[flow/run.sh]
#!/bin/bash
# the make line also repeats each setting of config.mk as NAME=value (left out here)
make -C /OpenROAD-flow-scripts/flow DESIGN_CONFIG=/design/flow/config.mk WORK_HOME=/design/flow/orfs CLKGATE_MAP_FILE= finish
[flow/config.mk]
export PLATFORM = sky130hd
export DESIGN_NAME = ALU_STAGE
export DESIGN_NICKNAME = ALU_STAGE
export VERILOG_FILES = /design/flow/design.v
export SDC_FILE = /design/flow/constraint.sdc
export NUM_CORES = 4
export LEC_CHECK = 0
export CAP_MARGIN = 20
export CELL_PAD_IN_SITES_GLOBAL_PLACEMENT = 2
export CORE_MARGIN = 2
export CORE_UTILIZATION = 40
export CTS_CLUSTER_DIAMETER = 365
export CTS_CLUSTER_SIZE = 99
export PLACE_DENSITY = 0.86
export SETUP_SLACK_MARGIN = -0.29
export SLEW_MARGIN = 20
export TNS_END_PERCENT = 15
[flow/constraint.sdc]
create_clock -name core_clock -period 4.0 [get_ports {clock_in}]
set_input_delay 0.8000 -clock core_clock [delete_from_list [all_inputs] [get_ports {clock_in}]]
set_output_delay 0.8000 -clock core_clock [all_outputs]
set_load 0.01 [all_outputs]
[flow/design.v]
module ALU_STAGE (
  input clock_in,
  input [31:0] a_in,
  input [31:0] b_in,
  input [3:0] uop_in,
  output [31:0] result_out
);
reg [31:0] a_q;
reg [31:0] b_q;
reg [3:0] uop_q;
reg [31:0] result_q;
wire [31:0] alu_result;
ALU #(.DATA_WIDTH(32)) alu0 (
  .a_data_in(a_q),
  .b_data_in(b_q),
  .uop_in(uop_q),
  .result_out(alu_result)
);
always @(posedge clock_in) begin
  a_q <= a_in;
  b_q <= b_in;
  uop_q <= uop_in;
  result_q <= alu_result;
end
assign result_out = result_q;
endmodule

module ALU
  #(parameter DATA_WIDTH = 32)(
    input [DATA_WIDTH-1:0]  a_data_in,  
    input [DATA_WIDTH-1:0]  b_data_in,  
    input [3:0]             uop_in,
    output reg [DATA_WIDTH-1:0] result_out
);
always@(*) begin
  case(uop_in)
    4'b0000: result_out = a_data_in + b_data_in;
    4'b0001: result_out = a_data_in - b_data_in;
    4'b0010: result_out = a_data_in|b_data_in;
    4'b0011: result_out = a_data_in&b_data_in;
    4'b0100: result_out = a_data_in^b_data_in;
    4'b1000: result_out = a_data_in;
    4'b1001: result_out = b_data_in;
    4'b1010: result_out = ($signed(a_data_in)<$signed(b_data_in))?32'd1:32'd0;
    4'b1011: result_out = (a_data_in<b_data_in)?32'd1:32'd0;
    4'b1101: result_out = $signed(a_data_in) >>> b_data_in[4:0];
    4'b1110: result_out = a_data_in >> b_data_in[4:0];
    4'b1111: result_out = a_data_in << b_data_in[4:0];
    default: result_out = 32'h00000000;
  endcase
end
endmodule
==> summary.txt, run 1 <==
Implementation numbers.

- The run finished with no timing, DRC or antenna violations.
- The timing startpoint of the critical path is a_q[5]$_DFF_P_.
- The clock network power consumption is 1.07 mW.
- The clock root buffer is sky130_fd_sc_hd__clkbuf_16.
- The analysis reports a worst IR drop on VDD of 0.152 mV.
- The internal power of the cells is 2.31 mW.
- The static leakage power is ~5.3 nW.
- The final setup violation count is 0.
- Entering global routing, the biggest net connects 66 pins.
- The count of buffers added on input and output ports is 100.
- Per STA, the worst path is made up of inv_1, ha_1, and3_4, a221oi_4, a21oi_2, a311o_1, a31oi_4, o221ai_2, o21ai_2, o41ai_1, a221o_1, a211o_1.
- The net count after synthesis is 1595.
- The end of the worst register-to-register path is result_q[26]$_DFF_P_.
- The source of the worst hold timing path is b_q[3]$_DFF_P_.
- Per the synthesis report, the simple-gate share of the synthesized area is 0.184.
- Per the synth stats, the proportion of register bits with asynchronous set or reset is 0.
- The gate count of the mapped netlist is 1425.
- The vias per cell is 6.40.
- The first-pass GRT wire length is 70500 µm.
- The overall die area is 28400 µm².
- The sum of negative setup slack is 0 ps.
- The vertical die dimension is 168 µm.
- In this build the clock could be raised as far as 270 MHz.
- The number of buffer and inverter instances along the worst setup path is 1.
- Looking at the max-slew report, the worst-margin pin has a slew of 895 ps.
- For hold timing, the worst endpoint is result_q[3]$_DFF_P_.
- The number of hold buffers added after cts is 0.
- The final critical path time including I/O delays and setup is between 3000 and 4000 ps.
- After floorplanning, the core was divided into 60 placement rows.
- The clock insertion delay at the later pin of the skew report is 380 ps.
- The TritonCTS clock tree is done.
- The maximum root-to-sink buffer count is 2.
- The critical path's slowest stage uses the library cell sky130_fd_sc_hd__dfxtp_1.
- The worst max-slew margin expressed relative to the limit is 0.400.
- The script computed the net switching share of total power as 0.374.
- The classification of the worst-slack hold path is flip-flop to flip-flop.
- The clock power share is 0.291.
- The startpoint kind of the worst setup timing path is a flip-flop.
- The fraction of power consumed by sequential logic is 0.317.
- In this run, the synthesized area fraction spent on AND-OR/OR-AND gates is recorded as 0.302.
- The data arrival time reported for the critical path is slightly below 4000 ps.
- By count the netlist is led by 177 x sky130_fd_sc_hd__nor2_1, 131 x sky130_fd_sc_hd__o21ai_0, 119 x sky130_fd_sc_hd__nand2_1.
- Ranked by power, first place goes to combinational logic.
- In the synthesis report, Yosys lists the chip area as 10800 µm².
- The remaining number of nets flagged by the antenna check after routing is 0.
- The number of antenna violations at the first check in global routing was 5.
- The total non-filler cell area in the finished layout is roughly 13000 µm².
- The analysis attributes to net switching a power of about 1.4 mW.
- The fraction of the yosys area taken by sequential cells is 0.185.
- Overall routing resource usage recorded by global route was 0.333.
- Across all register-to-register paths, the minimum setup slack is 290 ps.
- In this run, the synthesized area fraction spent on adder and majority cells is recorded as 0.118.
- The power after layout is 3.69 mW.
- The OpenROAD report gives the critical path a required time of 4270 ps.
- The yosys stat cell total is approximately 1400.
- Setup repair after global routing left no endpoint under its margin.
- The post-synthesis to final-layout area growth is 17.5%.
- The setup skew after layout is 22.4 ps.
- The power in sequential cells is 1.17 mW.
- The maximum fanout along the worst path is 10.
- The total of max-cap violations is 0.
- The synthesized netlist contains between 80 and 90 unique library cells.
- The synthesized area is 10800 µm².
- For this run the aggregate overflow at the end of global routing stands at 0.
- The number of design rule violations left after detail routing is 0.
- The floorplan step records an initial core utilization of 0.405.
- After the first detailed-routing iteration, the DRC count stood at 1450.
- During I/O placement, the number of pins put on the boundary was roughly 100.
- Dividing the detail-routed wire length by the instance count gives 25.7 µm.
- Per STA, the highest per-stage delay on the worst path measures 520 ps.
- The combinational logic power is between 1 and 1.5 mW.
- On the reported timing paths, the clock transition at the registers reads 90 ps.
- The power per cell area is 290 nW/µm².
- At the placement stage, the worst setup path has a slack of 343 ps.
- Note, the detailed placer reported a final HPWL of 35800 µm.
- The number of global-route vias before repair is 11010.
- The number of max-slew violations in the final report is 0.
- The average size of a mapped cell is 7.59 µm².
- The total number of cells along the worst setup path is 12.
- The placed instance area is between 10000 and 15000 µm².
- The most instantiated library cell after synthesis is sky130_fd_sc_hd__nor2_1.
- The synthesized-area fraction occupied by xor and xnor cells is 0.00324.
- The count of clock tree sinks is 100.
- The iteration tally of the first detailed-router pass is 5.
- The routability congestion estimate is 0.993.
- The capture point of the worst path is result_q[26]$_DFF_P_.
- The clock buffer count from CTS is 9.
- The fraction of synthesized area in multiplexers is 0.137.
- For this block, the via count after detailed routing is around 12000.
- Per the OpenROAD floorplan log, the width of the die is 168 µm.
- Post-CTS repair changed the size of 0 cells.
- The total length of routed wires is 47500 µm.
- The share of total power dissipated in combinational logic is 0.392.
- The endpoint type of the worst setup path is a flip-flop.
- The main area contributors are sky130_fd_sc_hd__dfxtp_1 19%, sky130_fd_sc_hd__ha_1 11%, sky130_fd_sc_hd__mux4_2 9.0%.
- OpenROAD emitted warnings numbering 93.
- The number of nets at the end of the flow is 1667.
- The smallest hold slack is between 500 and 600 ps.
- Logic depth along the worst register-to-register path is recorded as 12.
- The core area is around 27000 µm².
- The dominant combinational cell family by area after synthesis is AND-OR/OR-AND gates.
- The period utilization is 0.927.
- The number of warnings reported in the yosys synthesis log is 2.
- The synthesis report names the predominant flop master as sky130_fd_sc_hd__dfxtp_1.
- Looking at the reg2reg group, the worst path starts from a_q[5]$_DFF_P_.
- The final hold violation count is 0.
- The worst hold path depth is 2.
- The post-synth tally of flip-flops with integrated enable is 0.
- The maximum level of the CTS H-tree is 3.
- Post-CTS timing repair inserted 0 buffers for setup.
- The library cell with the largest summed area after synthesis is sky130_fd_sc_hd__dfxtp_1.
- The kind of cell with the highest combined delay along the critical path is AND-OR/OR-AND gates.
- The final worst slack is 291 ps.
- The critical path is of the flip-flop to flip-flop type.
- The proportion of netlist area held by the largest area contributor is 0.185.
- The total of flip-flops plus latches after synthesis is 100.
==> stage by stage <==
step,util,cells
3_5_place_dp,0.463,1827
5_1_grt,0.475,1843
4_1_cts,0.475,1843
6_report,0.476,1846
2_1_floorplan,-,1425
3_3_place_gp,0.463,1827
==> final cells by class <==
cell class	instances	area, µm²
Tap cell	341	427
Clock buffer	10	229
Clock inverter	6	113
Inverter	88	330
Antenna cell	3	7.51
Multi-Input combinational cell	1132	8090
Timing Repair Buffer	166	1510
Sequential cell	100	2010
Fill cell	2699	14000
==> routing by layer <==
metal  vias up  part of all wire  GRT usage
met3       112              0.11     0.0921
met5         -           0.00051          0
met4         4             0.044      0.145
li1       5425                 -          -
met1      5640              0.43      0.462
met2       639              0.42      0.480
==> run 2: changes to the inputs <==
Settings changed: CELL_PAD_IN_SITES_GLOBAL_PLACEMENT 2 to not set, CORE_UTILIZATION 40 to 68, CTS_CLUSTER_DIAMETER 365 to 28, CTS_CLUSTER_SIZE 99 to 87, HOLD_SLACK_MARGIN set to -0.08, PLACE_DENSITY 0.86 to not set, SETUP_SLACK_MARGIN -0.29 to 0.17, TNS_END_PERCENT 15 to not set.
Clock period 4.0 ns to 3.16 ns, I/O delays scaled along.
==> run 2 against run 1 <==
Now fails the layout checks on negative setup slack; clock skew decreased by 7.0 ps; sequential power increased by 26%; critical path depth decreased by 2; fmax increased by 16%; sequential share of layout area decreased by 1.1 points; final area increased by 8.5%; highest routed layer unchanged; synthesized cell count unchanged; clock power increased by 7%; routed wire length decreased by 3.3%; worst hold slack improved by 59 ps; critical path type unchanged; non-clock buffer count increased by 84; combinational power increased by 52%.
==> summary.txt, run 2 <==
Implementation numbers.

- For reference, the critical path cell chain is inv_1, ha_1, nor2_1, nand2_1, nor4_1, a211oi_2, o21ba_2, or4_1, a21o_1, o21ai_1.
- The number of warnings reported in the yosys synthesis log is 2.
- The total of flip-flops plus latches after synthesis is 100.
- In this run the mean area of a mapped cell was 7.59 µm².
- The most common cell in the synthesized netlist is sky130_fd_sc_hd__nor2_1.
- The synth_stat.txt file lists the number of cells as around 1400.
- The source of the worst hold timing path is b_q[10]$_DFF_P_.
- The finished layout holds 1803 standard cells, fillers aside.
- The capture point of the worst path is result_q[27]$_DFF_P_.
- In this run the number of cells on the critical path is 10.
- The routed length on met1 is 15100 µm.
- The fraction of the yosys area taken by sequential cells is 0.185.
- In this run the remaining antenna-violating nets after routing total 0.
- The end of the worst register-to-register path is result_q[27]$_DFF_P_.
- The final timing report lists clock skew as 15.3 ps.
- The worst setup path is of the flip-flop to flip-flop kind.
- The worst hold path was traced through 2 stages.
- The final worst slack is -24.4 ps.
- The flow ran to the end, but the layout failed its checks.
- The floorplan step set the die height to 130 µm.
- In the finished design, the share of the clock period the worst path needs comes to 1.01.
- Post-synthesis, Yosys gives the total cell area as around 11000 µm².
- The final setup violation count is 2.
- The number of library cell types mapped by synthesis is 89.
- The placed instance count is 1767.
- Once detailed placement completed, the half-perimeter wirelength came to 30600 µm.
- The post-synth tally of flip-flops with integrated enable is 0.
- Looking at the worst setup and hold paths, the clock pins of their registers show a slew of 80 ps.
- The remaining global-route overflow is 0.
- Hold-check failures listed in the final report amount to 0.
- The number of input and output port buffers inserted is roughly 100.
- The overall die area is 16900 µm².
- The largest power group is combinational logic.
- For the worst reg-to-reg path, the startpoint reported by OpenROAD is a_q[19]$_DFF_P_.
- For this design the static power due to leakage is 5.80 nW.
- STA lists the maximum fanout along the critical path as 12.
- According to the report, the first pass of detailed routing completed in 12 iterations.
- The sum of met2 wire segment lengths after detailed routing is 17900 µm.
- The total number of vias is 13672.
- The hold-critical path endpoint is result_q[10]$_DFF_P_.
- The worst pin sits at a relative slew slack of 0.367.
- The cell family contributing the most delay on the critical path is simple AND/OR/NAND/NOR gates.
- Sorting the synthesized cells by area gives the leading types as sky130_fd_sc_hd__dfxtp_1 19%, sky130_fd_sc_hd__ha_1 11%, sky130_fd_sc_hd__mux4_2 9.0%.
- The highest metal layer used by the detailed router is met5.
- The delay contributed by the slowest stage of the critical path is between 600 and 700 ps.
- Setup repair after global routing could not meet its margin everywhere.
- Counting pins that exceed their max-slew limit in the final report gives 0.
- The startpoint kind of the worst setup timing path is a flip-flop.
- The post-synthesis simple-gate area fraction is 0.184.
- The first-pass GRT wire length is 65900 µm.
- In this build the clock could be raised as far as 314 MHz.
- Summing internal, switching and leakage power gives 4.82 mW.
- The clock root buffer is sky130_fd_sc_hd__clkbuf_16.
- TritonRoute reported its final design rule violation total as 0.
- The vias per cell is 7.58.
- The final layout contains 1751 nets.
- The classification of the worst-slack hold path is flip-flop to flip-flop.
- The run did not pass the layout checks because of negative setup slack.
- According to the timing report, the data required time at the worst endpoint equals 3470 ps.
- The number of antenna violations at the first check in global routing came to 2.
- The net count after synthesis is 1595.
- The total length of routed wires is 45900 µm.
- The power per cell area is 349 nW/µm².
- The dominant combinational cell family by area after synthesis is AND-OR/OR-AND gates.
- For the pin with the worst max-slew slack, the measured transition is 949 ps.
- The cell-mix breakdown from Yosys lists the compound-gate area share as 0.302.
- The net switching power is around 1.9 mW.
- In this run the deepest clock path goes through 2 buffers.
- The switching part of the total is 0.401.
- Sorting the synthesized cells by how often they occur yields 177 x sky130_fd_sc_hd__nor2_1, 131 x sky130_fd_sc_hd__o21ai_0, 119 x sky130_fd_sc_hd__nand2_1.
- The number of logged tool warnings is 99.
- The share of flip-flops with an asynchronous set or reset after synthesis is 0.
- Among all flip-flop cells after synthesis, the most frequent one is sky130_fd_sc_hd__dfxtp_1.
- Entering global routing, the biggest net connects 67 pins.
- The analysis reports a worst IR drop on VDD of 0.318 mV.
- Data on the critical path arrives at its endpoint at 3490 ps.
- The all-layer global routing usage is 0.507.
- Clock latency on the worst-skew pair, taken at its later pin, is around 380 ps.
- The report lists the number of standard-cell rows as about 46.
- The routability congestion estimate is 1.13.
- The slowest stage of the critical path belongs to the cell sky130_fd_sc_hd__dfxtp_1.
- Synthesis produced a netlist whose cell count is 1425.
- The clock power share is 0.237.
- The total of max-cap violations is 0.
- The clock buffer count from CTS is 9.
- Per the synthesis report, the XOR/XNOR share of the synthesized area is 0.00324.
- Logged for this run, the post-placement worst setup slack is -127 ps.
- The synthesized area is ~11000 µm².
- Of the post-synthesis cell area, the dominant cell type holds 0.185.
- The top-level port count is 101.
- The share of total power dissipated in combinational logic is 0.457.
- The clock network consumes a total of 1.14 mW.
- The fraction of power consumed by sequential logic is 0.305.
- In the final timing run, aggregate negative setup slack is -34.7 ps.
- The detail-routed net length per standard cell is around 25 µm.
- The width of the chip is 130 µm.
- The violation count after the first detailed-route iteration is 3010.
- Summed over all instances, the cell type with the most area after synthesis is sky130_fd_sc_hd__dfxtp_1.
- TritonCTS built the clock tree.
- The timing startpoint of the critical path is a_q[19]$_DFF_P_.
- The number of global-route vias before repair is 12264.
- Looking at the clock tree report, the H-tree level count equals 3.
- The floorplan core density is 0.688.
- Per the post-run analysis, buffers plus inverters along the critical path come to 1.
- The core area is 15700 µm².
- The internal power of the cells is 2.89 mW.
- The post-synthesis to final-layout area growth is 27.6%.
- The worst-case reg-to-reg setup slack stands at -20 ps.
- The worst reg-to-reg path cell count is 10.
- The count of clock tree sinks is 100.
- The power report lists the sequential group at roughly 1.5 mW.
- The fraction of synthesized area in multiplexers is 0.137.
- The share of synthesized cell area in full adder, half adder and majority cells is 0.118.
- The endpoint type of the worst setup path is a flip-flop.
- Summed over all nets, wire length on met3 after detailed routing comes to 8160 µm.
- The combinational logic power is 2.20 mW.
- The final critical path time including I/O delays and setup is between 3000 and 4000 ps.
-- run 2: repair_timing --
item,4_1_cts,5_1_grt
resized,45,71
setup buffers,9,9
hold buffers,0,0
setup endpoints to repair,17,19
pin swaps,33,30
gates cloned,0,1
-- run 2: final cells by class --
cell class,instances,area (µm²)
antenna,1,2.50
clock buffer,9,225
sequential,100,2030
tap,216,270
multi-input combinational,1132,8640
fill,853,1920
clock inverter,7,67.6
timing repair buffer,250,2230
inverter,88,340
-- run 2: per-layer routing --
layer,vias to the layer above,GRT usage
li1,5574,-
met1,6111,0.614
met2,1455,0.717
met3,530,0.226
met4,2,0.351
met5,-,0
-- run 2: metrics by stage --
step	hold WS [ps]	cell area (µm²)	utilization
after floorplan	509	11000	-
after global placement	549	12800	0.814
after detailed placement	580	12800	0.814
after CTS	574	13300	0.849
after global routing	627	13800	0.878
final	588	13800	0.878
==> run 3: changes to the inputs <==
Settings changed: ABC_AREA set to 1, CAP_MARGIN 20 to 35, CORE_ASPECT_RATIO set to 1.81, CORE_UTILIZATION 68 to 44, CTS_CLUSTER_DIAMETER 28 to 379, CTS_CLUSTER_SIZE 87 to 100, HOLD_SLACK_MARGIN -0.08 to not set, MIN_ROUTING_LAYER set to met1, SETUP_SLACK_MARGIN 0.17 to 0.12, TNS_END_PERCENT set to 45.
Clock period 3.16 ns to 2.14 ns, I/O delays scaled along.
==> run 3 against run 2 <==
Global-route usage decreased by 3.6 points; sequential share of layout area down 3.7 points; first-iteration DRC count shrank 40%; non-clock buffer count up 218; synthesized cell count is 65% higher; utilization decreased by 22 points; critical endpoint is now result_q[8]$_DFF_P_; largest power group unchanged; largest cell class unchanged; the layout still fails its checks (negative setup slack); die size grew 78%.
==> summary.txt, run 3 <==
Implementation numbers.

- The cell-mix breakdown from Yosys lists the XOR/XNOR area share as 0.00208.
- The highest supply drop recorded on VDD is 0.478 mV.
- The area fraction of the largest cell type after synthesis is 0.249.
- The total number of cells along the worst setup path is 10.
- The synthesis report names the predominant flop master as sky130_fd_sc_hd__dfxtp_1.
- After floorplanning, the die was sized to cover 30200 µm².
- The period utilization is 1.05.
- The CTS log lists the clock sinks for this run as 100.
- The data arrival time of the worst path is between 2000 and 3000 ps.
- The number of library cell types mapped by synthesis is 40.
- Of the total power, the clock network draws 0.235.
- Of the total synthesized cell area, the portion taken by full adders, half adders and majority gates is 0.101.
- The number of design rule violations left after detail routing is 0.
- The violation count after the first detailed-route iteration is about 1800.
- Looking at the critical path, the highest net fanout was 23.
- The maximum root-to-sink buffer count is 2.
- The post-synthesis simple-gate area fraction is 0.503.
- In this run the worst setup path terminates at result_q[8]$_DFF_P_.
- The share of power burned in combinational logic is 0.514.
- The startpoint of the lowest-slack register-to-register path is b_q[0]$_DFF_P_.
- The post-synth tally of flip-flops with integrated enable is 0.
- The clock network consumes a total of ~2.0 mW.
- The cell sequence reported for the critical path is buf_4, buf_12, nand2_1, nand3_1, nand3_1, nand2_1, nand2_1, o211ai_1, nand2_1, nand2_1.
- The total non-filler cell area in the finished layout is 18700 µm².
- The worst max-slew margin expressed relative to the limit is 0.583.
- The dominant cell type by count on the critical path is sky130_fd_sc_hd__nand2_1.
- The iteration tally of the first detailed-router pass is 5.
- Once detail routing completed, the nets flagged for antenna violations numbered 0.
- The number of placement rows is 83.
- The TritonCTS clock tree is done.
- The area reported by Yosys stat is 12700 µm².
- The top-level port count is 101.
- Of the synthesized area, sequential elements account for 0.158.
- The report lists the violated layout checks as negative setup slack.
- The detail-routed net length per standard cell is ~23 µm.
- Checking hold timing, the worst path is listed with class primary input to flip-flop.
- The clock buffer count from CTS is 9.
- In the global route stage, overall resource usage came out at 0.470.
- Per the synth log, the flip-flop and latch total comes to ~100.
- In the final timing run, aggregate negative setup slack is -183 ps.
- Fill cells in the final layout number 2643.
- The flow ran to the end, but the layout failed its checks.
- After detailed placement, the total cell area comes to 16300 µm².
- The number of nets at the end of the flow is around 2900.
- Dividing the detail-routed via count by the number of cells gives between 5 and 6.
- The cell family contributing the most delay on the critical path is simple AND/OR/NAND/NOR gates.
- The dominant combinational cell family by area after synthesis is simple AND/OR/NAND/NOR gates.
- The hold-critical path endpoint is b_q[20]$_DFF_P_.
- The fraction of power consumed by sequential logic is 0.251.
- The main area contributors are sky130_fd_sc_hd__nand2_1 25%, sky130_fd_sc_hd__dfxtp_1 16%, sky130_fd_sc_hd__nand3_1 16%.
- Antenna repair during routing inserted a diode count of 0.
- The flip-flop and latch area is 2060 µm².
- Subtracting the final worst setup slack from the clock period gives 2240 ps.
- By count the netlist is led by 839 x sky130_fd_sc_hd__nand2_1, 395 x sky130_fd_sc_hd__nand3_1, 317 x sky130_fd_sc_hd__inv_1.
- Combinational cells consume a total of 4.38 mW.
- The routability congestion estimate is 1.10.
- The largest power group is combinational logic.
- The average size of a mapped cell is 5.38 µm².
- Leaving out filler cells and counting taps, the final layout contains 3120.
- The multi-input combinational cells in the finished layout cover a total of 10500 µm².
- Across the run, the number of max-cap violations was 0.
- The number of global-route vias before repair came to 17853.
- The number of buffer and inverter instances along the worst setup path is 2.
- The synthesized area is 12700 µm².
- The number of antenna violations at the first check in global routing came to 5.
- The net count after synthesis is between 2000 and 3000.
- In this run the number of H-tree levels came out at 3.
- Summing all multiplexer cells gives an area fraction of 0.
- Setup repair after global routing could not meet its margin everywhere.
- The clock insertion delay at the later pin of the skew report is 410 ps.
- The total length of routed wires is 72100 µm.
- The power after layout is roughly 8.5 mW.
- The worst reg-to-reg path cell count is 10.
- The total number of vias is 18313.
- Along the worst hold path, the cell count comes to 1.
- Entering global routing, the biggest net connects 44 pins.
- The achievable frequency is 447 MHz.
- Per the OpenROAD floorplan log, the height of the die is 232 µm.
- The critical setup path kind is flip-flop to flip-flop.
- Recorded from the global router log, the overflow total was 0.
- Sequential cells consume a total of between 2 and 2.5 mW.
- Tracing the worst setup path back leads to its startpoint at b_q[0]$_DFF_P_.
- The number of logged tool warnings is 96.
- The gate count of the mapped netlist is between 2000 and 2500.
- The internal power of the cells totals 4.83 mW.
- In the placement report, post-DP HPWL is listed as 55400 µm.
- The net switching power is 3.69 mW.
- The register-to-register setup slack is -100 ps.
- In the post-route analysis, the smallest setup slack over all paths is -99.0 ps.
- The final hold violation count is 0.
- The placed instance count is 3066.
- In this run the critical register-to-register path is captured at result_q[8]$_DFF_P_.
- The Yosys step of the flow raised 2 warnings.
- The pin slew with the least headroom to its limit is 619 ps.
- The worst endpoint required time is roughly 2500 ps.
- The floorplan step set the die width to 130 µm.
- The registers of the reported paths see a clock transition of 100 ps.
- The delay contributed by the slowest stage of the critical path is 490 ps.
- The post-synthesis to final-layout area growth is 47.9%.
- Per the Yosys statistics, synthesis produced ~2400 cells.
- The startpoint kind of the worst setup timing path is a flip-flop.
- In this run, the synthesized area fraction spent on AND-OR/OR-AND gates is recorded as 0.0992.
- Measured on the finished design, the core utilization comes to 0.661.
- The core area is 28400 µm².
- The first global-routing pass estimated a little over 100000 µm of wire.
- Setup violations remaining at the end of the flow were counted as 4.
- The most instantiated library cell after synthesis is sky130_fd_sc_hd__nand2_1.
- The switching part of the total is 0.433.
- The floorplan core density is 0.446.
- The library cell with the largest summed area after synthesis is sky130_fd_sc_hd__nand2_1.
- The static leakage power is 9.80 nW.
- In this run the most critical hold path is launched from b_in[20].
- Clock tree synthesis selected as its root buffer the cell sky130_fd_sc_hd__clkbuf_16.
- In the final report, the number of pins over their slew limit comes to 0.
- Between clock sinks in the finished design, the worst skew comes to 20.8 ps.
- The number of input and output port buffers inserted is 100.
- In this run the power density over the cells is 455 nW/µm².
- The slowest cell on the critical path is sky130_fd_sc_hd__o211ai_1.
- The worst setup path is captured at a flip-flop.
- The share of flip-flops with an asynchronous set or reset after synthesis is 0.
==> run 3: stage by stage <==
stage / worst slack, ps / hold slack, ps
detailed placement: -696 / 672
global placement: -671 / 661
global route: -117 / 462
finish: -99.0 / 450
floorplan: 109 / 456
CTS: 64.2 / 459
==> run 3: timing repair <==
| item | in CTS | in global routing |
|---|---|---|
| buffers inserted | 16 | 19 |
| hold buffers | 0 | 0 |
| pin swaps | 35 | 91 |
| gates resized | 203 | 285 |
| setup endpoints to repair | 32 | 32 |
| endpoints found under the hold margin | 0 | 0 |
| gates cloned | 3 | 0 |
==> run 3: cell type report <==
class,instances,area share
Clock inverter,5,0.00454
Inverter,326,0.0667
Tap cell,382,0.0255
Timing Repair Buffer,468,0.219
Clock buffer,11,0.0124
Sequential cell,100,0.110
Multi-Input combinational cell,1828,0.562
==> run 3: per-layer routing <==
| metal | track usage | share of wire |
|---|---|---|
| met5 | 0 | 0.00060 |
| met4 | 0.462 | 0.12 |
| met3 | 0.114 | 0.091 |
| met2 | 0.764 | 0.46 |
| met1 | 0.477 | 0.33 |
==> run 4: changes to the inputs <==
Settings changed: ABC_AREA 1 to not set, CAP_MARGIN 35 to 20, CORE_ASPECT_RATIO 1.81 to not set, CORE_UTILIZATION 44 to 71, CTS_CLUSTER_DIAMETER 379 to 28, CTS_CLUSTER_SIZE 100 to 34, MIN_ROUTING_LAYER met1 to not set, PLACE_DENSITY_LB_ADDON set to 0.25, SETUP_SLACK_MARGIN 0.12 to 0.17, TNS_END_PERCENT 45 to not set.
Clock period 2.14 ns to 3.16 ns, I/O delays scaled along.
==> run 4 against run 3 <==
The run now fails in global routing; synthesized area down 15%; synthesized cell count down 39%; die size down 46%.
==> summary.txt, run 4 <==
Implementation numbers.

- The run stopped with a tool error.
- The stage where the run came to a stop is global routing.
- The placed instance area is 12600 µm².
- The floorplan step defined a core boundary enclosing approximately 15000 µm².
- CTS reports a maximum clock tree buffer depth of 2.
- The synthesized-area fraction occupied by xor and xnor cells is 0.00324.
- The all-layer global routing usage is 0.821.
- The first error in the log reads "[ERROR GRT-0232] Routing congestion too high. Check the congestion heatmap in the GUI".
- The commonest cells after synthesis are 177 x sky130_fd_sc_hd__nor2_1, 131 x sky130_fd_sc_hd__o21ai_0, 119 x sky130_fd_sc_hd__nand2_1.
- The worst slack at placement is -116 ps.
- The dominant combinational cell family by area after synthesis is AND-OR/OR-AND gates.
- For reference, the placement row count at floorplan is 45.
- The main area contributors are sky130_fd_sc_hd__dfxtp_1 19%, sky130_fd_sc_hd__ha_1 11%, sky130_fd_sc_hd__mux4_2 9.0%.
- The remaining global-route overflow is 106.
- The total of flip-flops plus latches after synthesis is 100.
- The routability congestion estimate is 1.17.
- The AND-OR/OR-AND share of the synthesized area is 0.302.
- The share of synthesized cell area in full adder, half adder and majority cells is 0.118.
- The detailed placer reported the number of placed instances as between 1500 and 2000.
- The number of library cell types mapped by synthesis is roughly 90.
- Yosys reports the multiplexer fraction of the synthesized area as 0.137.
- The most used flip-flop cell after synthesis is sky130_fd_sc_hd__dfxtp_1.
- Before any placement, the netlist area is recorded as 10800 µm².
- The synthesized netlist has a Yosys-reported chip area of 10800 µm².
- Per the synth stats, the proportion of register bits with asynchronous set or reset is 0.
- The post-synth count of flops with an enable pin is 0.
- Per the post-synthesis stats, the area per cell is 7.59 µm².
- The most instantiated library cell after synthesis is sky130_fd_sc_hd__nor2_1.
- Measured along the y axis, the die boundary spans 127 µm.
- The yosys stat cell total is about 1400.
- The floorplan core density is 0.720.
- The clock tree has to reach 100 sinks.
- The fraction of the yosys area taken by sequential cells is 0.185.
- The overall die area is 16200 µm².
- The number of clock buffers added by TritonCTS is 9.
- Yosys printed 2 warnings.
- The area fraction of the largest cell type after synthesis is 0.185.
- Looking at the clock tree report, the root buffer type is sky130_fd_sc_hd__clkbuf_16.
- The width of the chip is 127 µm.
- In this run, the synthesized area fraction spent on and/or/nand/nor cells is recorded as 0.184.
- Counting every instance in the synthesized netlist gives 1425.
- The library cell with the largest summed area after synthesis is sky130_fd_sc_hd__dfxtp_1.
- The top-level port count is between 100 and 150.
- The net count after synthesis is 1595.
- Buffers placed on the I/O ports in this run total 100.
- According to the dpl log, the detail-placed design has an HPWL of 30900 µm.
- The H-tree generated during clock tree synthesis spans 3 levels.
- For this design, the CTS-stage hold fixing added 0 buffers.
-- run 4: layer usage --
| metal | GRT overflow | track usage |
|---|---|---|
| met1 | 2 | 0.828 |
| met2 | 52 | 0.947 |
| met3 | 3 | 0.687 |
| met4 | 49 | 0.834 |
| met5 | 0 | 0.437 |
-- run 4: timing repair --
| item | CTS |
|---|---|
| pin swaps | 19 |
| setup endpoints to repair | 19 |
| buffers inserted | 10 |
| cloned | 0 |
| gates resized | 32 |
-- run 4: through the flow --
step,total power [mW],hold slack [ps]
after floorplan,2.62,509
after global placement,3.27,541
after detailed placement,3.34,556
after CTS,4.51,578
==> run 5: changes to the inputs <==
Settings changed: ABC_AREA set to 0, CAP_MARGIN 20 to 35, CORE_UTILIZATION 71 to 61, CTS_CLUSTER_DIAMETER 28 to not set, CTS_CLUSTER_SIZE 34 to not set, HOLD_SLACK_MARGIN set to 0.3, MIN_ROUTING_LAYER set to met1, PLACE_DENSITY_LB_ADDON 0.25 to not set, SETUP_SLACK_MARGIN 0.17 to -0.14, TNS_END_PERCENT set to 45.
Clock period 3.16 ns to 2.14 ns, I/O delays scaled along.
==> run 5 against run 4 <==
The run fails in clock tree synthesis; synthesized cell count did not move; die size rose by 16%; synthesized area did not move.
==> summary.txt, run 5 <==
Implementation numbers.

- The flow did not finish.
- The run ended at clock tree synthesis.
- The tool reported: "[ERROR DPL-0033] detailed placement checks failed during check placement".
- The main flop type is sky130_fd_sc_hd__dfxtp_1.
- Of the total synthesized cell area, the portion taken by AND-OR and OR-AND cells is 0.302.
- Routability-driven placement finished with a final weighted congestion of approximately 1.1.
- The commonest cells after synthesis are 177 x sky130_fd_sc_hd__nor2_1, 131 x sky130_fd_sc_hd__o21ai_0, 119 x sky130_fd_sc_hd__nand2_1.
- Per the synthesis report, the simple-gate share of the synthesized area is 0.184.
- The total of flip-flops plus latches after synthesis is 100.
- The number of warnings reported in the yosys synthesis log is 2.
- Once placement finished, the instance area stood at 15200 µm².
- Buffers placed on the I/O ports in this run total 100.
- Yosys mapped a number of flops with a built-in enable equal to 0.
- The library cell with the largest summed area after synthesis is sky130_fd_sc_hd__dfxtp_1.
- The vertical die dimension is 137 µm.
- When the netlist entered floorplanning its net count stood at 1595.
- The portion of synthesized area spent on multiplexers is 0.137.
- The floorplan step defined a core boundary enclosing between 15000 and 20000 µm².
- Of the post-synthesis cell area, the dominant cell type holds 0.185.
- For this design, Yosys synthesis ends with a cell count of 1425.
- Per the post-place timing report, worst setup slack is -1190 ps.
- The number of library cell types mapped by synthesis is 89.
- The overall die area is 18800 µm².
- The floorplan step set the die width to 137 µm.
- Among the non-sequential cells, AND-OR/OR-AND gates take the most area.
- The synthesized-area fraction occupied by xor and xnor cells is 0.00324.
- According to the Yosys statistics, the synthesized design has a chip area of approximately 11000 µm².
- In the post-synthesis netlist, the biggest area contributors are sky130_fd_sc_hd__dfxtp_1 19%, sky130_fd_sc_hd__ha_1 11%, sky130_fd_sc_hd__mux4_2 9.0%.
- The synthesized area is 10800 µm².
- The share of flip-flops with an asynchronous set or reset after synthesis is 0.
- The floorplan core density is 0.625.
- The average size of a mapped cell is 7.59 µm².
- For this run the detailed placement stage logged an HPWL of 36600 µm.
- Counting every instance in the synthesized netlist gives 1425.
- The fraction of the yosys area taken by sequential cells is 0.185.
- During I/O placement, the number of pins put on the boundary was a little over 100.
- The synthesis stats list as the most numerous cell sky130_fd_sc_hd__nor2_1.
- In this run, the synthesized area fraction spent on adder and majority cells is recorded as 0.118.
- The number of placement rows is 48.
==> run 5: metrics by stage <==
step	TNS (ps)	std cells
after detailed placement	-26230	2080
after global placement	-22850	2080
after floorplan	-20800	1425
==> run 6: changes to the inputs <==
Settings changed: ABC_AREA 0 to not set, CAP_MARGIN 35 to 20, CORE_UTILIZATION 61 to 68, CTS_CLUSTER_SIZE set to 17, HOLD_SLACK_MARGIN 0.3 to not set, MIN_ROUTING_LAYER met1 to not set, SETUP_SLACK_MARGIN -0.14 to not set, TNS_END_PERCENT 45 to not set.
Clock period 2.14 ns to 2.54 ns, I/O delays scaled along.
==> run 6 against run 5 <==
The run again fails in clock tree synthesis; synthesized area did not move; synthesized cell count did not move; die size fell by 10%.
==> summary.txt, run 6 <==
Implementation numbers.

- The synthesis report lists the most area-consuming cells as sky130_fd_sc_hd__dfxtp_1 19%, sky130_fd_sc_hd__ha_1 11%, sky130_fd_sc_hd__mux4_2 9.0%.
- Among the non-sequential cells, AND-OR/OR-AND gates take the most area.
- The synthesized design spends more area on one cell type than any other, namely sky130_fd_sc_hd__dfxtp_1.
- Per the synthesis report, the simple-gate share of the synthesized area is 0.184.
- The most instantiated library cell after synthesis is sky130_fd_sc_hd__nor2_1.
- Counting every net in the synthesized netlist gives 1595.
- Before any placement, the netlist area is recorded as about 11000 µm².
- Per the post-synthesis stats, the area per cell is 7.59 µm².
- Measured along the x axis, the die boundary spans between 100 and 150 µm.
- The synthesized instance count is roughly 1400.
- The cell-mix breakdown from Yosys lists the adder-cell area share as 0.118.
- The number of placement rows is 46.
- The synthesized-area fraction occupied by xor and xnor cells is 0.00324.
- The proportion of netlist area held by the largest area contributor is 0.185.
- The main flop type is sky130_fd_sc_hd__dfxtp_1.
- The flow did not finish.
- For this run, the register share of the synthesized area comes to 0.185.
- The number of warnings reported in the yosys synthesis log is 2.
- Of the total synthesized cell area, the portion taken by AND-OR and OR-AND cells is 0.302.
- The placed instance area is 14400 µm².
- By count the netlist is led by 177 x sky130_fd_sc_hd__nor2_1, 131 x sky130_fd_sc_hd__o21ai_0, 119 x sky130_fd_sc_hd__nand2_1.
- The core area is ~16000 µm².
- The tool reported: "[ERROR DPL-0038] Utilization greater than 100%, impossible to legalize".
- The overall die area is 16900 µm².
- The last stage reached is clock tree synthesis.
- The number of library cell types mapped by synthesis is around 89.
- The floorplan core density is 0.688.
- The placed instance count is 1970.
- Yosys mapped a number of flops with a built-in enable equal to 0.
- At the end of routability-driven placement, the weighted congestion stood at 1.15.
- The number of input and output port buffers inserted is 100.
- According to the I/O placement log, the pin count is 101.
- The area reported by Yosys stat is about 11000 µm².
- Note, the detailed placer reported a final HPWL of 37100 µm.
- After synthesis the netlist holds a flip-flop and latch count of 100.
- From bottom edge to top edge, the die measures between 100 and 150 µm.
- The fraction of synthesized area in multiplexers is 0.137.
- After synthesis, the share of flip-flops with an asynchronous set or reset is 0.
- The yosys stat cell total is roughly 1400.
[run 6: through the flow]
stage,setup WS (ps),hold WS [ps],setup TNS [ps]
after floorplan,-849,509,-8600
after global placement,-658,564,-9850
after detailed placement,-794,569,-13400
==> run 7: changes to the inputs <==
Settings changed: ABC_AREA set to 1, CORE_ASPECT_RATIO set to 0.5, CORE_UTILIZATION 68 to 72, CTS_CLUSTER_DIAMETER set to 353, CTS_CLUSTER_SIZE 17 to 100, PLACE_DENSITY set to 0.88, SETUP_SLACK_MARGIN set to 0.22, TNS_END_PERCENT set to 5.
Clock period 2.54 ns to 1.46 ns, I/O delays scaled along.
==> run 7 against run 6 <==
The run fails in detailed placement; synthesized area grew 17%; synthesized cell count rose by 65%; die size up 11%.
==> summary.txt, run 7 <==
Implementation numbers.

- The run stopped with a tool error.
- The last stage reached is detailed placement.
- The tool reported: "[ERROR DPL-0033] detailed placement checks failed during check placement".
- Counting distinct cell types in the post-synthesis netlist gives 40.
- The fraction of the yosys area taken by sequential cells is 0.158.
- From left edge to right edge, the die measures 192 µm.
- The core area is 17300 µm².
- Per the post-synthesis stats, the area per cell is 5.38 µm².
- From bottom edge to top edge, the die measures ~100 µm.
- The share of synthesized cell area in full adder, half adder and majority cells is 0.101.
- The synthesis log from Yosys contains 2 warnings.
- The synthesized area is 12700 µm².
- The top-level port count is between 100 and 150.
- The commonest cells after synthesis are 839 x sky130_fd_sc_hd__nand2_1, 395 x sky130_fd_sc_hd__nand3_1, 317 x sky130_fd_sc_hd__inv_1.
- The share of flip-flops with an asynchronous set or reset after synthesis is 0.
- The biggest area contributor in the post-synthesis netlist is sky130_fd_sc_hd__nand2_1.
- The floorplan core density is 0.733.
- Synthesis inferred 100 register bits.
- The dominant combinational cell family by area after synthesis is simple AND/OR/NAND/NOR gates.
- After synthesis, the chip area reported by Yosys is 12700 µm².
- The post-synthesis simple-gate area fraction is 0.503.
- Ranked by total cell area, the synthesized netlist is headed by sky130_fd_sc_hd__nand2_1 25%, sky130_fd_sc_hd__dfxtp_1 16%, sky130_fd_sc_hd__nand3_1 16%.
- The fraction of synthesized area in multiplexers is 0.
- The synthesized-area fraction occupied by xor and xnor cells is 0.00208.
- Counting flops with a built-in enable in the synthesized netlist gives 0.
- For reference, the placement row count at floorplan is 34.
- The overall die area is 18700 µm².
- The most instantiated library cell after synthesis is sky130_fd_sc_hd__nand2_1.
- The commonest register cell is sky130_fd_sc_hd__dfxtp_1.
- At floorplan, the net count of the design was reported as 2521.
- The synthesized instance count is 2351.
- The proportion of netlist area held by the largest area contributor is 0.249.
- RePlAce ended its routability-driven mode at a weighted congestion of ~1.2.
- The AND-OR/OR-AND share of the synthesized area is 0.0992.
- The synthesized netlist was found by Yosys to have 2351 cells.
- The count of buffers added on input and output ports is 100.
-- run 7: per-stage QoR --
stage	cells	hold slack, ps
2_1_floorplan	2351	320
3_3_place_gp	3025	672
==> run 8: changes to the inputs <==
Settings changed: CELL_PAD_IN_SITES_DETAIL_PLACEMENT set to 1, CORE_ASPECT_RATIO 0.5 to 0.64, CORE_UTILIZATION 72 to 16, CTS_CLUSTER_DIAMETER 353 to 136, CTS_CLUSTER_SIZE 100 to 71, GPL_TIMING_DRIVEN set to 0, HOLD_SLACK_MARGIN set to -0.01, MIN_ROUTING_LAYER set to met2, PLACE_DENSITY 0.88 to not set, SETUP_SLACK_MARGIN 0.22 to not set, SLEW_MARGIN 20 to 5, TNS_END_PERCENT 5 to 15.
Clock period 1.46 ns to 4.0 ns, I/O delays scaled along.
==> run 8 against run 7 <==
Now fails the layout checks on negative setup slack; synthesized area stayed put; synthesized cell count stayed put; die size went up to 4.3 times the previous value.
==> summary.txt, run 8 <==
Implementation numbers.

- The flow ran to the end, but the layout failed its checks.
- The report lists the violated layout checks as negative setup slack.
- The slowest cell on the critical path is sky130_fd_sc_hd__inv_2.
- Headroom to the max-slew limit came out at 0.0903.
- The synthesized design contains 0 enable-type register cells.
- The launch point of the worst min-delay path is recorded as b_q[5]$_DFF_P_.
- During placement, the flow inserted port buffers numbering about 100.
- After the first detailed-routing iteration, the DRC count stood at around 4700.
- Counting both buffers and inverters, the worst setup path holds a total of 4.
- The worst endpoint required time is 4180 ps.
- The startpoint kind of the worst setup timing path is a flip-flop.
- The signal on the critical path passes through clkbuf_4, inv_2, ha_1, buf_2, inv_1, nand2_1, nand3_1, nand2_1, nand3_1, nand2_1, nand3_1, nand2_1, nor2_1, o21ai_0.
- After floorplanning, the die was sized to cover 81400 µm².
- After the flow finishes, the layout carries non-filler instances totaling 3549.
- The maximum number of pins on one net before global-route repair is 19.
- The OpenROAD report gives the critical path a data arrival time of around 4400 ps.
- The power report attributes to the combinational group a share of 0.486.
- The proportion of netlist area held by the largest area contributor is 0.249.
- Per the OpenROAD timing report, the critical path contains 14 cells.
- Of the total synthesized cell area, the portion taken by full adders, half adders and majority gates is 0.101.
- Measured along the x axis, the die boundary spans 356 µm.
- Endpoints failing hold in the final report were tallied at 0.
- The TritonCTS clock tree is done.
- The setup path with the least slack is of type flip-flop to flip-flop.
- At the placement stage, the worst setup path has a slack of -157 ps.
- Between clock sinks in the finished design, the worst skew comes to 32.5 ps.
- For this run the detailed placement stage logged an HPWL of 76900 µm.
- Per the final report, max-transition violations number 0.
- The main flop type is sky130_fd_sc_hd__dfxtp_1.
- The number of global-route vias before repair is 26642.
- The pin slew with the least headroom to its limit is 1360 ps.
- In the post-route analysis, the smallest setup slack over all paths is -208 ps.
- In this run the number of H-tree levels came out at 3.
- The power in sequential cells is 1.19 mW.
- The end of the worst register-to-register path is result_q[12]$_DFF_P_.
- The total of max-cap violations is 0.
- The number of library cell types mapped by synthesis is 40.
- The clock network power consumption is between 0.9 and 1 mW.
- Of the synthesized area, sequential elements account for 0.158.
- The worst hold path depth is 4.
- The achievable frequency is 238 MHz.
- The final critical path time including I/O delays and setup is about 4200 ps.
- The capture point of the worst path is result_q[12]$_DFF_P_.
- Logic depth along the worst register-to-register path is recorded as 14.
- The all-layer global routing usage is 0.386.
- Setup repair after global routing could not meet its margin everywhere.
- The power per cell area is 271 nW/µm².
- The number of antenna violations at the first check in global routing is 0.
- Yosys reports that the most numerous cell types are 839 x sky130_fd_sc_hd__nand2_1, 395 x sky130_fd_sc_hd__nand3_1, 317 x sky130_fd_sc_hd__inv_1.
- The sum of negative setup slack is -238 ps.
- The post-CTS hold buffer count recorded in the log is 0.
- The most numerous cell type found on the critical path is sky130_fd_sc_hd__nand2_1.
- The first global-routing pass estimated 141000 µm of wire.
- The AND-OR/OR-AND share of the synthesized area is 0.0992.
- Among all stages on the critical path, the maximum delay recorded is 520 ps.
- Of the total power, the clock network draws 0.229.
- The number of filler cells placed in the layout is 10064.
- The classification of the worst-slack hold path is flip-flop to flip-flop.
- Per the synthesis report, the simple-gate share of the synthesized area is 0.503.
- The number of warnings reported in the yosys synthesis log is 2.
- The power after layout is 4.18 mW.
- The static leakage power is 7.90 nW.
- The combinational logic power is a little over 2 mW.
- The initial utilization of the core area, before any placement, comes to 0.162.
- For this block, the via count after detailed routing is 24321.
- The report shows a maximum critical-path fanout of 18.
- Yosys attributes the largest share of cell area to sky130_fd_sc_hd__nand2_1 25%, sky130_fd_sc_hd__dfxtp_1 16%, sky130_fd_sc_hd__nand3_1 16%.
- The cell family contributing the most delay on the critical path is simple AND/OR/NAND/NOR gates.
- The remaining global-route overflow is 0.
- The synthesized design spends more area on one cell type than any other, namely sky130_fd_sc_hd__nand2_1.
- The most instantiated library cell after synthesis is sky130_fd_sc_hd__nand2_1.
- The post-synthesis to final-layout area growth is 22.0%.
- Dividing the final minimum period by the clock period gives 1.05.
- The gate count of the mapped netlist is 2351.
- The setup check on the worst reg-to-reg path leaves a slack of -210 ps.
- After its last routability iteration, the placer logged a weighted congestion of 1.08.
- Clock latency on the worst-skew pair, taken at its later pin, is 490 ps.
- The endpoint type of the worst setup path is a flip-flop.
- The total length of routed wires is 103000 µm.
- The number of design rule violations left after detail routing is 0.
- Switching power as a fraction of the total was reported as 0.512.
- The switching component of the power was reported as 2.14 mW.
- The vias per cell is about 6.9.
- The clock transition at the register clock pins on the worst setup and hold paths after CTS is 100 ps.
- The remaining number of nets flagged by the antenna check after routing is 0.
- The fraction of synthesized area in multiplexers is 0.
- Among the non-sequential cells, simple AND/OR/NAND/NOR gates take the most area.
- VDD sags by at most 0.321 mV.
- For reference, the post-synthesis area per instance comes to 5.38 µm².
- For reference, the placement row count at floorplan is just over 80.
- The synthesized netlist was found by Yosys to have 2351 cells.
- The area reported by Yosys stat is between 10000 and 15000 µm².
- The core region is ~78000 µm².
- The clock root buffer is sky130_fd_sc_hd__clkbuf_16.
- The top-level port count is between 100 and 150.
- From bottom edge to top edge, the die measures 229 µm.
- After synthesis the cells add up to 12700 µm².
- The largest share of the power goes to combinational logic.
- The internal power of the cells totals 2.04 mW.
- The iteration tally of the first detailed-router pass is 11.
- The longest clock path from root to sink contains 2 buffers.
- In the final design database the tool counted 2639 nets.
- The hold-critical path endpoint is result_q[5]$_DFF_P_.
- The placed instance count is 3501.
- The net count after synthesis is 2521.
- The synthesized-area fraction occupied by xor and xnor cells is 0.00208.
- The number of logged tool warnings is 95.
- Of the total power, registers draw 0.284.
- The number of clock buffers added by TritonCTS is 9.
- For this run, the final setup violation count is recorded as 2.
- The smallest hold slack is approximately 700 ps.
- The count of clock tree sinks is 100.
- Per the detail_route report, routed wire per instance is 29.0 µm.
- The synthesis report gives the async set-or-reset register share as 0.
- The startpoint of the lowest-slack register-to-register path is b_q[3]$_DFF_P_.
- The total of flip-flops plus latches after synthesis is 100.
- The timing startpoint of the critical path is b_q[3]$_DFF_P_.
==> run 8: cell type report <==
cell class	instances	area, µm²	share of cell area
Antenna cell	25	62.6	0.00405
Buffer	95	507	0.0328
Sequential cell	100	2010	0.130
Inverter	326	1230	0.0797
Clock buffer	10	229	0.0148
Clock inverter	6	48.8	0.00316
Tap cell	1050	1310	0.0851
Timing Repair Buffer	109	1080	0.0697
Multi-Input combinational cell	1828	8970	0.581
==> run 8: routing by layer <==
| layer | routed length, µm | GRT usage | up-vias |
|---|---|---|---|
| li1 | - | - | 7726 |
| met1 | 0 | - | 7731 |
| met2 | 39200 | 0.352 | 7659 |
| met3 | 50000 | 0.577 | 1084 |
| met4 | 10300 | 0.135 | 121 |
| met5 | 3560 | 0.432 | - |
==> run 8: through the flow <==
stage / instance area, µm² / util
after floorplan: 12700 / -
after global placement: 15000 / 0.191
after detailed placement: 15000 / 0.191
after CTS: 15200 / 0.195
after global routing: 15400 / 0.196
final: 15400 / 0.197
==> run 8: what timing repair did <==
action / 4_1_cts / 5_1_grt
buffers inserted: 0 / 5
pin swaps: 0 / 2
cloned: 0 / 0
resized: 1 / 20
endpoints found under the setup margin: 4 / 23
==> run 9: changes to the inputs <==
Settings changed: CAP_MARGIN 20 to 10, CELL_PAD_IN_SITES_DETAIL_PLACEMENT 1 to not set, CELL_PAD_IN_SITES_GLOBAL_PLACEMENT set to 2, CORE_ASPECT_RATIO 0.64 to 0.81, CORE_MARGIN 2 to 7, CORE_UTILIZATION 16 to 26, CTS_CLUSTER_DIAMETER 136 to not set, CTS_CLUSTER_SIZE 71 to 58, HOLD_SLACK_MARGIN -0.01 to not set, PLACE_DENSITY_LB_ADDON set to 0.24, SETUP_SLACK_MARGIN set to -0.3, SLEW_MARGIN 5 to 30, TNS_END_PERCENT 15 to 75.
Clock period 4.0 ns to 5.5 ns, I/O delays scaled along.
==> run 9 against run 8 <==
The run now fails in global routing; synthesized area unchanged; synthesized cell count unchanged; die size decreased by 32%.
==> summary.txt, run 9 <==
Implementation numbers.

- Yosys mapped the design onto roughly 40 distinct sky130hd cell types.
- The proportion of netlist area held by the largest area contributor is 0.249.
- The remaining global-route overflow is 2.
- The maximum level of the CTS H-tree is 3.
- The tool reported: "[ERROR GRT-0116] Global routing finished with congestion. Check the congestion regions in the DRC Viewer".
- The area recorded from the Yosys report for this design is 12700 µm².
- Overall routing resource usage recorded by global route was 0.530.
- The main area contributors are sky130_fd_sc_hd__nand2_1 25%, sky130_fd_sc_hd__dfxtp_1 16%, sky130_fd_sc_hd__nand3_1 16%.
- According to the logs, the last stage reached was global routing.
- Synthesis produced a netlist with a net count of between 2000 and 3000.
- Clock tree synthesis inserted a total of 9 buffers.
- The width of the chip is ~260 µm.
- The number of hold buffers added after cts is 0.
- The average size of a mapped cell is 5.38 µm².
- Per Yosys stat, the portion of area used by sequential elements is 0.158.
- The fraction of synthesized area in multiplexers is 0.
- The overall die area is ~55000 µm².
- The placed instance count is 3080.
- The most instantiated library cell after synthesis is sky130_fd_sc_hd__nand2_1.
- The clock root buffer is sky130_fd_sc_hd__clkbuf_16.
- Per the OpenROAD floorplan log, the height of the die is 213 µm.
- For this design, Yosys synthesis ends with a cell count of 2351.
- The longest clock path from root to sink contains 2 buffers.
- The wire-length estimate of the detail-placed layout is 70100 µm.
- The gate count of the mapped netlist is 2351.
- The total area inside the core boundary comes to 47900 µm².
- For reference, the top logic cell family by area is simple AND/OR/NAND/NOR gates.
- The share of flip-flops with an asynchronous set or reset after synthesis is 0.
- Counting flops with a built-in enable in the synthesized netlist gives 0.
- The synthesis run shows the most used standard cells to be 839 x sky130_fd_sc_hd__nand2_1, 395 x sky130_fd_sc_hd__nand3_1, 317 x sky130_fd_sc_hd__inv_1.
- The number of input and output port buffers inserted is 100.
- The flow did not finish.
- The synthesized-area fraction occupied by xor and xnor cells is 0.00208.
- The library cell with the largest summed area after synthesis is sky130_fd_sc_hd__nand2_1.
- The worst slack at placement is 1390 ps.
- After clock tree synthesis, the repair step resized 0 gates.
- The routability congestion estimate is 1.07.
- The share of synthesized cell area in full adder, half adder and majority cells is 0.101.
- The synthesized area is 12700 µm².
- The AND-OR/OR-AND share of the synthesized area is 0.0992.
- The total of flip-flops plus latches after synthesis is 100.
- The floorplan core density is 0.264.
- The report lists the number of standard-cell rows as 72.
- Per the synthesis report, the simple-gate share of the synthesized area is 0.503.
- 101 I/O pins were placed.
- The count of clock tree sinks is 100.
- The number of warnings reported in the yosys synthesis log is 2.
- Once placement finished, the instance area stood at 14400 µm².
- In this run the post-CTS setup repair buffer count came out at 0.
- The synthesis report names the predominant flop master as sky130_fd_sc_hd__dfxtp_1.
run 9: metal layers:
layer	track usage	overflow
met3	0.752	2
met4	0.155	0
met1	-	-
met2	0.545	0
met5	0.493	0
==> run 10: changes to the inputs <==
Settings changed: CELL_PAD_IN_SITES_GLOBAL_PLACEMENT 2 to 3, CORE_ASPECT_RATIO 0.81 to not set, CORE_UTILIZATION 26 to 40, GPL_TIMING_DRIVEN 0 to not set, PLACE_DENSITY_LB_ADDON 0.24 to 0.17, SETUP_SLACK_MARGIN -0.3 to -0.2, SLEW_MARGIN 30 to 10.
==> run 10 against run 9 <==
Die size shrank 33%; synthesized cell count stayed put; synthesized area unchanged; the run fails in global placement without I/O.
==> summary.txt, run 10 <==
Implementation numbers.

- Of the post-synthesis cell area, the dominant cell type holds 0.249.
- The floorplan core density is 0.411.
- Counting distinct cell types in the post-synthesis netlist gives roughly 40.
- Per the OpenROAD floorplan log, the width of the die is 192 µm.
- The tool reported: "[ERROR FLW-0024] Place density exceeds 1.0 (current PLACE_DENSITY_LB_ADDON =  0.17). Please check if the value of  PLACE_DENSITY_LB_ADDON is between 0 and 0.99".
- The total of flip-flops plus latches after synthesis is ~100.
- The overall die area is 36800 µm².
- The yosys stat cell total is between 2000 and 2500.
- Sorting the synthesized cells by area gives the leading types as sky130_fd_sc_hd__nand2_1 25%, sky130_fd_sc_hd__dfxtp_1 16%, sky130_fd_sc_hd__nand3_1 16%.
- The synthesis report names the predominant flop master as sky130_fd_sc_hd__dfxtp_1.
- The synthesis report gives the async set-or-reset register share as 0.
- The library cell with the largest summed area after synthesis is sky130_fd_sc_hd__nand2_1.
- The run stopped with a tool error.
- The post-synthesis simple-gate area fraction is 0.503.
- It got as far as global placement without I/O and failed there.
- The net count after synthesis is 2521.
- The share of synthesized cell area in full adder, half adder and majority cells is 0.101.
- The synthesized-area fraction occupied by xor and xnor cells is 0.00208.
- The fraction of the yosys area taken by sequential cells is 0.158.
- The average size of a mapped cell is 5.38 µm².
- sky130_fd_sc_hd__nand2_1 is the most common cell in the netlist.
- Of the post-synthesis cell area, the part taken by muxes is 0.
- The area reported by Yosys stat is 12700 µm².
- The warning tally printed by Yosys for this design is 2.
- In this run, the synthesized area fraction spent on AND-OR/OR-AND gates is recorded as 0.0992.
- Measured along the y axis, the die boundary spans about 190 µm.
- The synthesized area is 12700 µm².
- The post-synth tally of flip-flops with integrated enable is 0.
- Ranked by instance count, the synthesized netlist is headed by 839 x sky130_fd_sc_hd__nand2_1, 395 x sky130_fd_sc_hd__nand3_1, 317 x sky130_fd_sc_hd__inv_1.
- The gate count of the mapped netlist is 2351.
- The dominant combinational cell family by area after synthesis is simple AND/OR/NAND/NOR gates.
- In this run the standard cell core region covers 30800 µm².
- According to the floorplan log, the row count is approximately 64.
==> run 11: changes to the inputs <==
Settings changed: CAP_MARGIN 10 to 35, CELL_PAD_IN_SITES_GLOBAL_PLACEMENT 3 to not set, CORE_MARGIN 7 to 2, CORE_UTILIZATION 40 to 72, CTS_CLUSTER_DIAMETER set to 396, CTS_CLUSTER_SIZE 58 to 15, MIN_ROUTING_LAYER met2 to met1, PLACE_DENSITY_LB_ADDON 0.17 to not set, SETUP_SLACK_MARGIN -0.2 to -0.01, SLEW_MARGIN 10 to 20, TNS_END_PERCENT 75 to 45.
Clock period 5.5 ns to 1.37 ns, I/O delays scaled along.
==> run 11 against run 10 <==
The flow stops in detailed placement; die size fell by 49%; synthesized cell count unchanged; synthesized area unchanged.
==> summary.txt, run 11 <==
Implementation numbers.

- The flow did not finish.
- According to the logs, the last stage reached was detailed placement.
- The tool reported: "[ERROR DPL-0033] detailed placement checks failed during check placement".
- The share of synthesized cell area in full adder, half adder and majority cells is 0.101.
- The final weighted congestion recorded by global placement is 1.21.
- The average size of a mapped cell is 5.38 µm².
- The proportion of netlist area held by the largest area contributor is 0.249.
- Per the OpenROAD floorplan log, the area of the core is 17200 µm².
- Among all flip-flop cells after synthesis, the most frequent one is sky130_fd_sc_hd__dfxtp_1.
- The top-level port count is 101.
- For this run, the chip area from Yosys synthesis comes to 12700 µm².
- Per the synthesis report, the XOR/XNOR share of the synthesized area is 0.00208.
- The yosys stat cell total is around 2400.
- The vertical die dimension is 137 µm.
- The gate count of the mapped netlist is 2351.
- Counting instances in the post-synthesis netlist gives the leading cell types as 839 x sky130_fd_sc_hd__nand2_1, 395 x sky130_fd_sc_hd__nand3_1, 317 x sky130_fd_sc_hd__inv_1.
- For reference, the mux area share after synthesis is 0.
- Per Yosys stat, the portion of area used by sequential elements is 0.158.
- The floorplan core density is 0.734.
- The number of input and output port buffers inserted is around 100.
- Grouping non-sequential cells by family puts the most area in simple AND/OR/NAND/NOR gates.
- The number of library cell types mapped by synthesis is 40.
- Per the OpenROAD floorplan log, the area of the die is 18700 µm².
- The synthesized design contains approximately 100 register bits.
- The synthesized area is between 10000 and 15000 µm².
- In this run, the synthesized area fraction spent on AND-OR/OR-AND gates is recorded as 0.0992.
- Per the post-synthesis report, the nets total roughly 2500.
- The width of the chip is 137 µm.
- Summed over all instances, the cell type with the most area after synthesis is sky130_fd_sc_hd__nand2_1.
- The post-synthesis simple-gate area fraction is 0.503.
- For this run, the number of Yosys warnings is 2.
- The most instantiated library cell after synthesis is sky130_fd_sc_hd__nand2_1.
- The number of placement rows is 48.
- The post-synth tally of flip-flops with integrated enable is 0.
- The share of flip-flops with an asynchronous set or reset after synthesis is 0.
- For reference, the top cells by area after synthesis are sky130_fd_sc_hd__nand2_1 25%, sky130_fd_sc_hd__dfxtp_1 16%, sky130_fd_sc_hd__nand3_1 16%.
[run 11: through the flow]
| stage | hold slack (ps) | setup WS, ps | power [mW] | TNS (ps) |
|---|---|---|---|---|
| 3_3_place_gp | 655 | -789 | 8.70 | -20480 |
| 2_1_floorplan | 302 | -569 | 6.26 | -15760 |
No activity file was given, so power comes from the tool's default toggle rates.
